## run A
Design main, start of the top module:
module main(clk, buttons, init_cells, leds, rgb, cols, rows);
parameter game_divider = 8;  
parameter display_divider = 2;  
parameter N = 8;  
parameter M = N + 2;  
initial if (N < 3) $error("N has to be >= 3 to make for interesting patterns.");
initial if (M !== (N+2)) $error("M must N+2=%d, not %d", N+2,M);  
input wire clk;
input wire [1:0] buttons;
logic rst; always_comb rst = buttons[0];  
input wire [N*N-1:0] init_cells;  
output logic [1:0] leds;
output logic [2:0] rgb;
output wire [N-1:0] cols;
output wire [N-1:0] rows;
logic [game_divider:0] game_counter;
logic [display_divider:0] display_counter;
logic rst_game; always_comb rst_game = buttons[0] | buttons[1];
logic step_game;
logic [$clog2(N):0] x;
wire [M*M-1:0] bordered_cells_q;  
wire [M*M-1:0] bordered_cells_d; 
logic [M*M-1:0] bordered_cells_0;  
logic [N*N-1:0] cells_q;  
logic [N*N-1:0] cells_0;  
always_comb begin : io_logic 
    leds[0] = buttons[0] ^ buttons[1];
    leds[1] = buttons[0] & buttons[1];
    rgb[0] = ~( buttons[0] & ~buttons[1]);
    rgb[1] = ~(~buttons[0] &  buttons[1]);
    rgb[2] = ~( buttons[0] &  buttons[1]);
end
led_array_driver #(.ROWS(N), .COLS(N), .N(N)) LED_DRIVER (
  .ena(1'b1),
  .cells(cells_q),
  .x(x),
  .rows(rows[N-1:0]),
  .cols(cols[N-1:0])
);
generate
  genvar r;
  for (r = 0; r < M; r = r + 1) begin : init_rows
    if ((r == 0) || (r == M-1)) begin : border_row
      always_comb bordered_cells_0[M*(r+1)-1:M*r] = 0;
    end else begin : inner_row
      always_comb bordered_cells_0[M*(r+1)-1:M*r] = {1'b0, init_cells[N*r-1:N*(r-1)], 1'b0};
    end
  end
endgenerate
function int cell_index(int i, int j);
  cell_index = M*j + i;
endfunction
generate
  genvar i;
  genvar j;
  for (i = 0; i < M; i = i + 1) begin : cells_x
    for (j = 0; j < M; j = j + 1) begin : cells_y
      if ( (i > 0) && (i < (M-1)) && (j > 0) && (j < (M-1)) ) begin
        conway_cell CELL(
          .clk(clk), .rst(rst_game), .ena(step_game),
          .neighbors({
  ...
Size: ~80 flip-flops, roughly 88 I/O pins, about 0.012 mm^2 of cells after synthesis.
clock: 2.97 ns
lec_check: 0
cap_margin: 10
cell_pad_in_sites_detail_placement: 0
core_aspect_ratio: 1.23
core_margin: 2
core_utilization: 72
cts_cluster_diameter: 232
cts_cluster_size: 15
setup_slack_margin: -0.07
slew_margin: 20
run.sh (not shown) runs the stock make flow with config.mk's settings and CLKGATE_MAP_FILE=.
STATUS run=run A STAGES=ALL_DONE FINAL_CHECKS=FAILED CAUSE=setup timing
Setup changes, run A to run B
- SETUP_SLACK_MARGIN: -0.07 -> 0.16
- CORE_ASPECT_RATIO: 1.23 -> 0.97
- HOLD_SLACK_MARGIN: unset -> -0.08
Results
Run B got as far as global routing, where a tool error ended the run.
Changes observed in run B relative to run A: initial standard-cell utilization of the core saw an increase; number of cell rows saw a decrease; standard cell core area saw little to no change.
For run C, these inputs were changed with respect to run B:
- setting PLACE_DENSITY_LB_ADDON to 0.03 for the first time
- removing HOLD_SLACK_MARGIN (formerly -0.08)
- changing CAP_MARGIN from 10 to 20
- changing CTS_CLUSTER_DIAMETER from 232 to 205
- removing SETUP_SLACK_MARGIN (formerly 0.16)
- removing CTS_CLUSTER_SIZE (formerly 15)
- removing CORE_ASPECT_RATIO (formerly 0.97)
- removing CELL_PAD_IN_SITES_DETAIL_PLACEMENT (formerly 0)
- changing the clock period (ns, I/O delays scaled along) from 2.97 to 4.52
==> results <==
Run C: full flow OK, the timing, DRC and antenna checks passed. In run C relative to run B, last weighted congestion value of the routability-driven placer had gone down by a few percent. CTS buffer count came out exactly the same in run B and run C. Diff run B..run C | complex-gate fraction of the synthesized area | unchanged. The area after synthesis was comparable across run B and run C. Instance area after placement, run C vs run B: down by a few percent. Run C ended with less placed instance count than run B. As far as depth of the CTS H-tree is concerned, run C and run B perform about the same. Placeable core region on run C is behind run B. Sort run B and run C by post-cts resize count desc -> top: run B.
> inputs changed (run C -> run D)
- swapping 72 for 64 in CORE_UTILIZATION
- clearing CTS_CLUSTER_DIAMETER, which used to be 205
- clearing PLACE_DENSITY_LB_ADDON, which used to be 0.03
- swapping 4.52 for 5.42 in the clock period (ns, I/O delays scaled along)
==> comparison <==
Reported for run C and run D, total negative setup slack turned out identical to the last digit.
Between run C and run D, the flop share of the area figures differ only marginally.
Taking run C as the reference, in run D placed wire-length estimate after detailed placement went down, non-clock buffer count down 3, register-to-register slack went up 930 ps.
Going from run C to run D, number of filler instances in the final layout now sits higher, cell count went up by 6.
For run D, the cell type of the slowest stage on the worst timing path was sky130_fd_sc_hd__clkdlybuf4s50_1, unlike run C, where it was sky130_fd_sc_hd__dfxtp_1.
Setup changes, run D to run E
- CORE_UTILIZATION: 64 -> 70
- PLACE_DENSITY: unset -> 0.6
- the clock period (ns, I/O delays scaled along): 5.42 -> 4.51
## What came out
Design area essentially unchanged between run E and run D.
Minimum hold slack ends up lower on run E.
Route | run E vs run D | wire longer in run E
In the route summary, run E ends up with a via count exceeding that of run D.

* * *

Starting RTL as in the previous note.
clock: 4.7 ns
lec_check: 0
cap_margin: 20
core_aspect_ratio: 0.5
core_margin: 2
core_utilization: 72
cts_cluster_diameter: 396
cts_cluster_size: 99
place_density: 0.36
setup_slack_margin: -0.47
slew_margin: 20
tns_end_percent: 10
Then changed:
CORE_ASPECT_RATIO = default   (was 0.5)
CORE_UTILIZATION = 66   (was 72)
CTS_CLUSTER_DIAMETER = default   (was 396)
CTS_CLUSTER_SIZE = default   (was 99)
PLACE_DENSITY = 0.6   (was 0.36)
SETUP_SLACK_MARGIN = default   (was -0.47)
TNS_END_PERCENT = default   (was 10)
clock period = 3.83 ns   (was 4.7 ns; I/O delays follow)
Effect: Utilization decreases by 6.9 points. Wire length decreases by 6.6%. Worst setup slack got worse by 0.56 ns. Area after synthesis does not change. Final area stays flat. Critical path depth is unchanged. Global-route usage decreases by 4.3 points. Via count decreases by 2.3%.
Then changed:
CORE_UTILIZATION = 40   (was 66)
clock period = 4.51 ns   (was 3.83 ns; I/O delays follow)
After rerunning:
- sequential share of layout area decreases by 0.28 points
- wire length rose by 7.4%
- first-iteration DRC count increases by 30%
- global-route usage came out lower by 9.2 points
- via count stays flat
- final area came out higher by 1.7%
- register-to-register slack gains 0.71 ns
- clock skew barely changes
Then changed:
CORE_UTILIZATION = 65   (was 40)
clock period = 4.52 ns   (was 4.51 ns; I/O delays follow)
After rerunning: The new run completed without violations; core utilization rose by 28 points; sequential share of layout area rose by 0.30 points; synthesized area stays the same; global-route usage rose by 8.8 points; routed wire length fell by 7.0%; register-to-register slack is worse by 0.12 ns; worst hold slack is better by 0.0068 ns; via count stays flat.
Then changed:
CORE_UTILIZATION = 40   (was 65)
SETUP_SLACK_MARGIN = -0.45   (was default)
clock period = 4.51 ns   (was 4.52 ns; I/O delays follow)
After rerunning:
- flip-flop count is unchanged
- die area climbs by well over a third
- via count barely changes
- synthesized area stays the same
- wire length grows by a little under a tenth
